Setup of job 101:
==> flow/design.v (excerpt) <==
module calculator (input CLOCK_50,
							input RESET,
							input KEYPRESSED,
							input [3:0] KEYCODE,
							input [3:0] KEY,
							output [0:6] HEX0, HEX1, HEX2, HEX3, HEX4, HEX5, HEX6, HEX7
							);
		wire clockmain = CLOCK_50;
		wire rst = RESET;
		wire [3:0] keycode = KEYCODE;
		wire keystrobe;
		wire load_A, load_B;
		wire bksp_A, bksp_B;
		posedgetrigger keypressedge (.clock(clockmain), .rst(rst), .signal(KEYPRESSED), .strobe(keystrobe));
		wire dig_strobe, reset_strobe, ex_strobe, op_strobe, sub_strobe;
		wire [3:0] dig_code;
		wire [1:0] op_code;
		inputhandler keypad (
			.keystrobe(keystrobe),
			.keycode(keycode),
			.dig_strobe(dig_strobe),
			.reset_strobe(reset_strobe),
			.ex_strobe(ex_strobe),
			.op_strobe(op_strobe),
			.sub_strobe(sub_strobe),
			.dig_code(dig_code),
			.op_code(op_code)
		);
		wire bksp_strobe, MS_strobe, MR_strobe, MC_strobe;
		PBhandler PB (
			.KEY(KEY),
			.clock(clockmain),
			.rst(rst),
			.bksp_strobe(bksp_strobe),
			.MS_strobe(MS_strobe),
			.MR_strobe(MR_strobe),
			.MC_strobe(MC_strobe)
		);
		wire [1:0] display_select;
		wire load_op, reset_state, execute, load_A_mem, load_B_mem, load_mem, clear_mem;
		control FSM (
			.dig_in(dig_strobe),
			.reset_in(reset_strobe),
			.ex_in(ex_strobe),
			.op_in(op_strobe),
			.bksp_in(bksp_strobe),
			.MS_in(MS_strobe),
			.MR_in(MR_strobe),
			.MC_in(MC_strobe),
			.sub_in(sub_strobe),
			.clock(clockmain),
			.rst(rst),
			.bksp_A(bksp_A),
			.bksp_B(bksp_B),
			.load_A(load_A),
			.load_B(load_B),
			.load_mem(load_mem),
			.clear_mem(clear_mem),
			.load_A_mem(load_A_mem),
			.load_B_mem(load_B_mem),
			.load_op(load_op),
			.reset_out(reset_state),
			.execute(execute),  
			.display_select(display_select)
		);
		wire[31:0] reg_A, reg_B;
  ...
Size: about 8900 cells after synthesis, roughly 220 flip-flops, about 67 I/O pins, ~51000 sq um of cells after synthesis.
Settings: LEC_CHECK=0, ABC_AREA=1, CAP_MARGIN=10, CELL_PAD_IN_SITES_GLOBAL_PLACEMENT=3, CORE_MARGIN=3, CORE_UTILIZATION=19, CTS_CLUSTER_DIAMETER=53, GPL_TIMING_DRIVEN=1, PLACE_DENSITY_LB_ADDON=0.12, SETUP_SLACK_MARGIN=5.0, SLEW_MARGIN=0, TNS_END_PERCENT=70; clock period 58.1 ns.
run.sh (not shown) runs the stock make flow with config.mk's settings and CLKGATE_MAP_FILE=.
Job 101 completed; timing, DRC and antenna clean
Here is what was changed in the inputs of job 102 compared with job 101.
Settings: removing CTS_CLUSTER_DIAMETER (formerly 53); changing SLEW_MARGIN from 0 to 20; removing GPL_TIMING_DRIVEN (formerly 1); removing SETUP_SLACK_MARGIN (formerly 5.0); changing CORE_MARGIN from 3 to 2; removing CELL_PAD_IN_SITES_GLOBAL_PLACEMENT (formerly 3); removing TNS_END_PERCENT (formerly 70); changing CAP_MARGIN from 10 to 20; removing PLACE_DENSITY_LB_ADDON (formerly 0.12); changing CORE_UTILIZATION from 19 to 40; changing the clock period (ns, I/O delays scaled along) from 58.1 to 38.4.
==> comparison <==
The die area in job 102 was lower than what job 101 gave.
Job 102 finished all stages; the layout is clean.
Job 102: met1 layer usage reported by global route 9.4 points above job 101
Input changes introduced in job 103 (baseline for comparison: job 102):
Settings: changing CORE_UTILIZATION from 40 to 31.
Notes after the runs:
Between job 102 and job 103, the flow reports instance area at placement increasing slightly. Between job 102 and job 103, the non-clock buffer count is lower for job 102. Job 102 and job 103 ended up with nearly the same worst-skew pair later-pin latency. Compared with job 102, in job 103 average vias per placed instance dropped 0.22, worst hold slack barely changed, global-route usage dropped 5.1 points, endpoint required time on the critical path dropped 140 ps, final cell count without fillers climbed 5.1%. Re fraction of registers with async set/reset: no difference whatsoever between job 102 and job 103.
--- input diff job 103..job 104 ---
Settings: changing CORE_UTILIZATION from 31 to 40; changing the clock period (ns, I/O delays scaled along) from 38.4 to 50.0.
### Flow results
- Compared with job 103, job 104 shows a met1 wire length that is 870 microns lower.
- For the first-pass GRT wire length, job 104 came in 1.5% lower than job 103 did.
- Job 104 vs job 103 — routed length on met2 dropped by a few percent
- Worst hold slack after final layout in job 104 vs job 103: up 4.3 ps
- Against job 103, finished layout cell area in job 104 came out better.
- Relative to job 103, layout overhead on the synthesized area decreased by 1.6 points in job 104.
#### Input delta (job 105 over job 104)
Settings: SETUP_SLACK_MARGIN: unset -> 5.0; the clock period (ns, I/O delays scaled along): 50.0 -> 38.4.
Job 105 completed end to end with timing, DRC and antenna clean.
Global router's overall resource usage in job 105 is 0.29 points higher than in job 104
Comparing job 104 with job 105, the clock latency on the worst-skew pair came out essentially unchanged.
Job 105 — post-route minimum period 6610 ps lower, job 104 as reference
Relative to job 104, job 105 degrades via count.
Number of standard cells in the layout, taps in and fillers out in job 105 is 61 higher than in job 104
